== build 7 ==
Design adpll_ctr, start of the top module:
module adpll_ctr
   (
    input                     rst,
    input                     clk,
    input                     valid,
    input [5-1:0] address,
    input [26-1:0] wdata,
    input                     wstrb,
    output [1:0]              rdata,
    output reg                ready,
    input                     data_mod,  
    output                    dco_pd,
    output reg [1:0]          dco_osc_gain,
    output [4:0]              dco_c_l_rall,
    output [4:0]              dco_c_l_row,
    output [4:0]              dco_c_l_col,
    output [15:0]             dco_c_m_rall,
    output [15:0]             dco_c_m_row,
    output [15:0]             dco_c_m_col,
    output [15:0]             dco_c_s_rall,
    output [15:0]             dco_c_s_row,
    output [15:0]             dco_c_s_col,
    output                    tdc_pd,
    output                    tdc_pd_inj,
    output reg [2:0]          tdc_ctr_freq,
    input [6:0]               tdc_ripple_count,
    input [15:0]              tdc_phase
    );
==> flow/config.mk <==
export PLATFORM = sky130hd
export DESIGN_NAME = adpll_ctr
export DESIGN_NICKNAME = adpll_ctr
export VERILOG_FILES = /design/flow/design.v
export SDC_FILE = /design/flow/constraint.sdc
export NUM_CORES = 4
export LEC_CHECK = 0
export CAP_MARGIN = 20
export CORE_MARGIN = 2
export CORE_UTILIZATION = 71
export CTS_CLUSTER_DIAMETER = 255
export MAX_ROUTING_LAYER = met4
export PLACE_DENSITY = 0.6
export SETUP_SLACK_MARGIN = 5.0
export SLEW_MARGIN = 20
==> flow/constraint.sdc <==
create_clock -name core_clock -period 40.0 [get_ports {clk}]
set_input_delay 8.0000 -clock core_clock [delete_from_list [all_inputs] [get_ports {clk}]]
set_output_delay 8.0000 -clock core_clock [all_outputs]
set_load 0.01 [all_outputs]
run.sh (not shown) runs the stock make flow with config.mk's settings and CLKGATE_MAP_FILE=.
Build 7: aborted in global routing (5_1_grt) (tool error)
diff inputs: build 7 => build 64
Settings: CORE_ASPECT_RATIO newly set to 0.72; CORE_UTILIZATION changed from 71 to 40; CELL_PAD_IN_SITES_DETAIL_PLACEMENT newly set to 1; HOLD_SLACK_MARGIN newly set to 0.28; CTS_CLUSTER_SIZE newly set to 88; MIN_ROUTING_LAYER newly set to met1; CTS_CLUSTER_DIAMETER removed (was 255); PLACE_DENSITY changed from 0.6 to 0.43; MAX_ROUTING_LAYER removed (was met4); CORE_MARGIN changed from 2 to 8.
[summary]
Diff build 64 and build 7: area of the core higher in build 64. Between build 64 and build 7, die size is higher for build 64, build 7 comes in under that. Pre-CTS worst setup slack in build 64 vs build 7: up 0.27 ns. Post-synthesis chip area from yosys: build 7 vs build 64 identical. [compare] base=build 7 new=build 64: total placed cells including tap cells increased by 11% relative to the old numbers, buffer count from post-CTS setup fixing -14%, core utilization at floorplan lower. Looking at the reports, build 64 completed the entire flow and the layout it produced met the timing, design-rule and antenna checks.
[inputs] build 15 vs build 64
Settings: CORE_MARGIN changed from 8 to 2; MIN_ROUTING_LAYER removed (was met1); CORE_ASPECT_RATIO removed (was 0.72); TNS_END_PERCENT newly set to 5; PLACE_DENSITY removed (was 0.43); CORE_UTILIZATION changed from 40 to 58; CELL_PAD_IN_SITES_DETAIL_PLACEMENT removed (was 1); HOLD_SLACK_MARGIN removed (was 0.28); CTS_CLUSTER_SIZE removed (was 88); the clock period (ns, I/O delays scaled along) changed from 40.0 to 21.8.
Findings:
Re remaining max-slew budget at the tightest pin: build 64 and build 15 aren't equal, and the lower value belongs to build 15. Changes observed in build 15 relative to build 64: count of TritonRoute iterations in the first routing pass went up by 3, via count climbed about 16%. Build 15 had finished all stages when the layout checks came back failing, citing negative setup slack. Comparing build 64 and build 15, the higher global-route usage over all layers was measured on build 15. Build 64 -> build 15: sum of overflow across all layers after global routing delta 0, exact match. Min utilization across build 64 and build 15: build 64. Hold slack essentially unchanged between build 15 and build 64.
Modified inputs, build 73 compared to build 15
Settings: a deleted SETUP_SLACK_MARGIN that had been 5.0; a deleted TNS_END_PERCENT that had been 5; a change of the clock period (ns, I/O delays scaled along) from 21.8 to 32.3.
What the final checks of build 73 revealed, after a flow that finished every stage, was a layout that fails on negative setup slack.
Diff build 15 -> build 73: worst hold slack lower; worst path setup slack after routing climbed 6.01 ns.
Taking build 15 as the reference, in build 73 via count of the first global-routing pass now smaller, pin count of the biggest net entering global routing now larger, total routed wirelength now smaller, sequential share of layout area now larger.
Delta(post-synthesis to final-layout area growth, build 73 - build 15) < 0
Build 73 vs build 15: count of buffer and inverter cells on the critical path down
--- input diff build 73..build 53 ---
Settings: TNS_END_PERCENT: unset -> 5; CORE_UTILIZATION: 58 -> 65; MAX_ROUTING_LAYER: unset -> met4.
Notes after the runs:
- Final checks on build 53, whose flow otherwise completed, came back failing, citing negative setup slack.
- Number of logic gates: build 73 vs build 53 identical
- Sequential share of layout area: build 73 vs build 53, no meaningful difference

========
build 39:
Starting RTL as in the previous note.
Settings: LEC_CHECK=0, CAP_MARGIN=20, CORE_MARGIN=2, CORE_UTILIZATION=66, MAX_ROUTING_LAYER=met4, SETUP_SLACK_MARGIN=5.0, SLEW_MARGIN=20, TNS_END_PERCENT=5; clock period 29.9 ns.
Build 39: GRT-0232 in global routing -> run aborted
For build 28, these inputs were changed with respect to build 39:
Settings: clearing SETUP_SLACK_MARGIN, which used to be 5.0; clearing MAX_ROUTING_LAYER, which used to be met4; putting PLACE_DENSITY at 0.6 where nothing was set; swapping 66 for 58 in CORE_UTILIZATION; swapping 29.9 for 31.1 in the clock period (ns, I/O delays scaled along).
Although build 28 finished all stages, its layout failed final checks on negative setup slack.
Cmp build 39 and build 28 / starting utilization of the core area / higher: build 39
Comparing build 39 against build 28, there is no change at all in total clock buffers created by CTS.
Diff build 39 -> build 28: chip area in the Yosys report stayed essentially flat, total cell area at the placement stage rose by 0.32%, number of rows created at floorplan rose by about 7%, core footprint rose by 9900 um2, number of instances in the placed design rose by 152.
Relative to build 39, the die height measured on build 28 has increased by a few percent.
Here is what was changed in the inputs of build 65 compared with build 28.
Settings: putting CORE_ASPECT_RATIO at 0.9 where nothing was set; putting ABC_AREA at 1 where nothing was set; putting CTS_CLUSTER_DIAMETER at 323 where nothing was set; swapping 31.1 for 21.8 in the clock period (ns, I/O delays scaled along).
Results
The runs compared here, build 28 and build 65, all ended either early or with open violations. No crash in build 65: every stage finished, but the layout fails its final checks due to negative setup slack. Build 28 finished all stages; layout check result: FAIL, due to negative setup slack. Where total wire length is concerned, build 28 is outperformed by build 65. Count of boundary I/O pins delta (build 65 -> build 28): insignificant. Build 65 has adder and majority gate portion of the synthesized area above what build 28 had.

========
== raven ==
Starting RTL as in the previous note.
export LEC_CHECK = 0
export ABC_AREA = 1
export CAP_MARGIN = 20
export CELL_PAD_IN_SITES_GLOBAL_PLACEMENT = 3
export CORE_MARGIN = 8
export CORE_UTILIZATION = 41
export MAX_ROUTING_LAYER = met4
export PLACE_DENSITY = 0.54
export SLEW_MARGIN = 20
export TNS_END_PERCENT = 40
create_clock -name core_clock -period 40.0 [get_ports {clk}]
For zinc, these inputs were changed with respect to raven:
# raven
export LEC_CHECK = 0
export ABC_AREA = 1
export CAP_MARGIN = 20
export CELL_PAD_IN_SITES_GLOBAL_PLACEMENT = 3
export CORE_MARGIN = 8
export CORE_UTILIZATION = 41
export MAX_ROUTING_LAYER = met4
export PLACE_DENSITY = 0.54
export SLEW_MARGIN = 20
export TNS_END_PERCENT = 40
create_clock -name core_clock -period 40.0 [get_ports {clk}]
# zinc
export LEC_CHECK = 0
export CAP_MARGIN = 20
export CELL_PAD_IN_SITES_DETAIL_PLACEMENT = 1
export CORE_MARGIN = 2
export CORE_UTILIZATION = 40
export PLACE_DENSITY = 0.43
export SLEW_MARGIN = 20
create_clock -name core_clock -period 40.0 [get_ports {clk}]
## What came out
zinc has completed all stages; timing, DRC and antenna checks passed.
The final critical-path share of the clock period of zinc is higher than that of raven.
Chip area line of the yosys report was lower in raven than in zinc.
In the tables for raven and zinc, maximum frequency reads lower with zinc.
Relative to raven, synthesized cell count decreased by 654 in zinc.
Final estimated routing congestion in global placement: lower on raven
From zinc to raven, sink count of the clock tree did not move at all.
Final hold slack on zinc is behind raven.
Compared zinc vs raven, and count of instantiated cells in the yosys netlist is down in zinc.
The run showing the smaller global-route usage is raven.
For lagoon, these inputs were changed with respect to zinc:
# zinc
export LEC_CHECK = 0
export CAP_MARGIN = 20
export CELL_PAD_IN_SITES_DETAIL_PLACEMENT = 1
export CORE_MARGIN = 2
export CORE_UTILIZATION = 40
export PLACE_DENSITY = 0.43
export SLEW_MARGIN = 20
create_clock -name core_clock -period 40.0 [get_ports {clk}]
# lagoon
export LEC_CHECK = 0
export CAP_MARGIN = 20
export CORE_MARGIN = 2
export CORE_UTILIZATION = 58
export SLEW_MARGIN = 20
create_clock -name core_clock -period 21.8 [get_ports {clk}]
## What came out
What ended lagoon was a tool error in 5_1_grt; the run never finished. From zinc to lagoon, yosys-reported design area after synthesis did not move at all. Routability congestion estimate sits higher in lagoon than in zinc. Horizontal die size (lagoon vs. zinc) decreases by more than 10%. Delta (lagoon minus zinc): synthesized cell count neither gained nor lost much, floorplan die area down 31%, number of post-CTS setup repair buffers now larger, share of synthesized cell area in and-or and or-and compound cells saw little to no change. Compared with zinc, in lagoon top-level port count stayed essentially flat; number of buffers inserted during clock tree synthesis fell by 10.

========
== v29 ==
Starting RTL as in the previous note.
Settings: LEC_CHECK=0, CAP_MARGIN=20, CORE_MARGIN=2, CORE_UTILIZATION=68, MAX_ROUTING_LAYER=met4, SLEW_MARGIN=20, TNS_END_PERCENT=80; clock period 32.3 ns.
v29 | ERROR | 5_1_grt
Inputs modified between v29 and v42:
- TNS_END_PERCENT: 80 -> unset
- PLACE_DENSITY: unset -> 0.6
- CORE_UTILIZATION: 68 -> 40
- MAX_ROUTING_LAYER: met4 -> unset
- the clock period (ns, I/O delays scaled along): 32.3 -> 39.3
[summary]
Status for v29 and v42: clean finish in v42 only
v29 did not finish; the tool stopped in 5_1_grt with error GRT-0232.
Note that the width of the chip recorded for v42 amounts to 1.3 times the value seen in v29.
Taking v29 as the reference, in v42 final HPWL from detailed placement down about 9%, die area picked up an extra about 70%, number of standard-cell rows in the floorplan went up by 29.
Modified inputs, v52 compared to v42
- changing CORE_UTILIZATION from 40 to 10
- changing the clock period (ns, I/O delays scaled along) from 39.3 to 58.8
Findings:
Diff v42 -> v52: global-route wire length before repair went up by about 6%, number of buffers added by the clock tree synthesis step went down 6.7%, met3 layer usage reported by global route went down 2.3 points.
Run comparison: v52 uppermost layer routed met5; v42 uppermost layer routed met4
For v42 and v52, there was not a single run that failed to finish clean.
Area of the multi-input gates delta for v52 relative to v42: about 1% lower
In v52 relative to v42, count of vias placed by the detailed router had gone up slightly.

========
try-maple:
Starting RTL as in the previous note.
clock: 70.7 ns
lec_check: 0
abc_area: 1
cap_margin: 20
cell_pad_in_sites_global_placement: 1
core_aspect_ratio: 0.85
core_margin: 3
core_utilization: 41
cts_cluster_diameter: 322
max_routing_layer: met5
place_density: 0.54
setup_slack_margin: 0.12
slew_margin: 20
tns_end_percent: 30
Modified inputs, try-umber compared to try-maple
Settings: CORE_ASPECT_RATIO: 0.85 -> unset; ABC_AREA: 1 -> unset; CELL_PAD_IN_SITES_GLOBAL_PLACEMENT: 1 -> unset; PLACE_DENSITY: 0.54 -> 0.6; CORE_MARGIN: 3 -> 2; SETUP_SLACK_MARGIN: 0.12 -> unset; TNS_END_PERCENT: 30 -> unset; CTS_CLUSTER_DIAMETER: 322 -> unset; MAX_ROUTING_LAYER: met5 -> unset; CORE_UTILIZATION: 41 -> 35; the clock period (ns, I/O delays scaled along): 70.7 -> 39.3.
==> comparison <==
Diff try-umber and try-maple: actual slew at the worst max-slew pin higher in try-umber
Going from try-maple to try-umber, via density per instance climbed 8.4%; non-clock inverter instance count of the final layout -467; gate count after technology mapping decreased by 10% relative to the old numbers.
Count of vias placed by the detailed router (lower): try-maple
--- input diff try-umber..try-xenon ---
Settings: a change of CAP_MARGIN from 20 to 5; an added MAX_ROUTING_LAYER of met4; a change of CORE_UTILIZATION from 35 to 71; a change of the clock period (ns, I/O delays scaled along) from 39.3 to 19.7.
==> comparison <==
In the summary table, try-xenon is marked failed, with error DPL-0038 raised in clock tree synthesis. try-umber reached the end of the flow, and the finished layout is clean on the timing, design-rule and antenna checks. Summary — floorplan utilization, try-xenon relative to try-umber: higher, by 36 points. try-xenon against try-umber; number of rows in the core area is down by more than a quarter. Compared with try-umber, in try-xenon total cells reported by yosys after synthesis roughly the same; final weighted congestion of routability-driven global placement higher; I/O pin count roughly the same; post-synth area from yosys stat roughly the same. On die area, try-xenon does better than try-umber. NOTE: die boundary width in try-xenon falls short of that of try-umber. Final HPWL from detailed placement in try-xenon is 24 mm higher than in try-umber. There was hardly any difference in average cell area after synthesis between try-umber and try-xenon.
Input changes introduced in try-ember (baseline for comparison: try-xenon):
Settings: CORE_UTILIZATION changed from 71 to 67; TNS_END_PERCENT newly set to 5; CAP_MARGIN changed from 5 to 0; the clock period (ns, I/O delays scaled along) changed from 19.7 to 31.1.
### Flow results
Status: try-ember FAILED at global routing (tool error). Looking only at area of the core region, and setting everything else aside, the lower value of try-xenon and try-ember goes to try-xenon. Re number of placement rows: try-ember is 2.2% up on try-xenon. Comparing try-xenon and try-ember, the higher die size was measured on try-ember. try-xenon → try-ember: starting density of the core -3.6 points, half-perimeter wire length after detailed placement fell by about 12%.

========
job 9558:
Starting RTL as in the previous note.
==> flow/config.mk <==
export PLATFORM = sky130hd
export DESIGN_NAME = adpll_ctr
export DESIGN_NICKNAME = adpll_ctr
export VERILOG_FILES = /design/flow/design.v
export SDC_FILE = /design/flow/constraint.sdc
export NUM_CORES = 4
export LEC_CHECK = 0
export CAP_MARGIN = 20
export CELL_PAD_IN_SITES_GLOBAL_PLACEMENT = 0
export CORE_MARGIN = 2
export CORE_UTILIZATION = 56
export GPL_ROUTABILITY_DRIVEN = 1
export GPL_TIMING_DRIVEN = 0
export PLACE_DENSITY = 0.37
export SETUP_SLACK_MARGIN = -2.0
export SLEW_MARGIN = 30
export TNS_END_PERCENT = 55
==> flow/constraint.sdc <==
create_clock -name core_clock -period 34.9 [get_ports {clk}]
set_input_delay 6.9800 -clock core_clock [delete_from_list [all_inputs] [get_ports {clk}]]
set_output_delay 6.9800 -clock core_clock [all_outputs]
set_load 0.01 [all_outputs]
To summarise job 9558: no stage aborted, but the layout did not pass its checks, failing on setup timing.
The inputs of job 7102 differ from those of job 9558 as listed below.
==> flow/config.mk <==
export PLATFORM = sky130hd
export DESIGN_NAME = adpll_ctr
export DESIGN_NICKNAME = adpll_ctr
export VERILOG_FILES = /design/flow/design.v
export SDC_FILE = /design/flow/constraint.sdc
export NUM_CORES = 4
export LEC_CHECK = 0
export CAP_MARGIN = 20
export CORE_MARGIN = 2
export CORE_UTILIZATION = 40
export PLACE_DENSITY = 0.6
export SLEW_MARGIN = 20
==> flow/constraint.sdc <==
create_clock -name core_clock -period 40.0 [get_ports {clk}]
set_input_delay 8.0000 -clock core_clock [delete_from_list [all_inputs] [get_ports {clk}]]
set_output_delay 8.0000 -clock core_clock [all_outputs]
set_load 0.01 [all_outputs]
## What came out
The flow did not stop early for job 7102: all stages ran, and the layout cleared the timing, design-rule and antenna checks.
Total detailed-routing wirelength in job 7102 is 34,000 um lower than in job 9558
[compare] base=job 9558 new=job 7102: worst hold slack across all endpoints went down by 140 ps, number of signal-net buffers in the layout shrank by about 38%.
> inputs changed (job 7102 -> job 8520)
-- flow/config.mk --
<<< job 7102, line 7
export LEC_CHECK = 0
export CAP_MARGIN = 20
export CORE_MARGIN = 2
export CORE_UTILIZATION = 40
export PLACE_DENSITY = 0.6
export SLEW_MARGIN = 20
>>> job 8520, line 7
export LEC_CHECK = 0
export CAP_MARGIN = 20
export CELL_PAD_IN_SITES_DETAIL_PLACEMENT = 1
export CORE_MARGIN = 10
export CORE_UTILIZATION = 40
export CTS_CLUSTER_SIZE = 88
export HOLD_SLACK_MARGIN = 0.04
export MIN_ROUTING_LAYER = met1
export PLACE_DENSITY = 0.43
export SETUP_SLACK_MARGIN = 5.0
export SLEW_MARGIN = 20
--- outcome ---
Job 8520 vs. job 7102: register-to-register slack grew by 1980 ps, critical path depth grew by about 8%, aggregate global-route resource usage grew by 1.9 points.
Die width (lower): job 7102
Job 7102 has lower setup slack than job 8520.
Cmp job 7102 and job 8520 / share of the core filled with cells / higher: job 8520
Gate count of the mapped netlist came out exactly the same in job 7102 and job 8520.
[inputs] job 112 vs job 8520
==> flow/config.mk <==
export PLATFORM = sky130hd
export DESIGN_NAME = adpll_ctr
export DESIGN_NICKNAME = adpll_ctr
export VERILOG_FILES = /design/flow/design.v
export SDC_FILE = /design/flow/constraint.sdc
export NUM_CORES = 4
export LEC_CHECK = 0
export CAP_MARGIN = 20
export CORE_MARGIN = 2
export CORE_UTILIZATION = 65
export SLEW_MARGIN = 20
export TNS_END_PERCENT = 5
==> flow/constraint.sdc <==
create_clock -name core_clock -period 27.4 [get_ports {clk}]
set_input_delay 5.4800 -clock core_clock [delete_from_list [all_inputs] [get_ports {clk}]]
set_output_delay 5.4800 -clock core_clock [all_outputs]
set_load 0.01 [all_outputs]
--- outcome ---
Compared job 8520 against job 112; maximum buffer depth of the clock tree within noise.
In job 112 relative to job 8520, floorplan die width had gone down by more than 10%.
Relative to job 8520, the count of cells resized by post-cts repair measured on job 112 has decreased by more than half.
Of job 112 and job 8520, it is job 112 that has the higher floorplan core density.
Of job 112 and job 8520, it is job 112 that has the lower total core area.
Job 112 got as far as 5_1_grt, where a tool error ended the run.
Going from job 8520 to job 112, post-CTS setup buffer count shrank by 79%; post-synthesis async set-or-reset flop share now sits at about the same level.
Per the comparison of job 112 with job 8520, H-tree depth now smaller; cell area after placement picked up an extra about 15%.
Relative to job 112, the following input files were edited for job 4250:
-- flow/config.mk --
<<< job 112, line 9
export CORE_MARGIN = 2
export CORE_UTILIZATION = 65
export SLEW_MARGIN = 20
export TNS_END_PERCENT = 5
>>> job 4250, line 9
export CORE_MARGIN = 2
export CORE_UTILIZATION = 65
export MAX_ROUTING_LAYER = met4
export PLACE_DENSITY = 0.6
export SLEW_MARGIN = 20
==> flow/constraint.sdc <==
create_clock -name core_clock -period 25.0 [get_ports {clk}]
set_input_delay 5.0000 -clock core_clock [delete_from_list [all_inputs] [get_ports {clk}]]
set_output_delay 5.0000 -clock core_clock [all_outputs]
set_load 0.01 [all_outputs]
--- outcome ---
- Job 4250 | ERROR | 5_1_grt
- Diff job 112 -> job 4250: port buffer count ~0 delta; number of placed instances with taps included +157; final HPWL from detailed placement +3.3%; die outline area ~0 delta.
- Job 4250 ends up with a post-place instance area that is about 2.2% higher than in job 112.
- Taking job 4250 over job 112, the setup fix buffers added after clock tree synthesis ratio works out to 2.1.
- Job 4250 vs. job 112: weighted congestion reported at the end of routability-driven placement went up by 0.032.
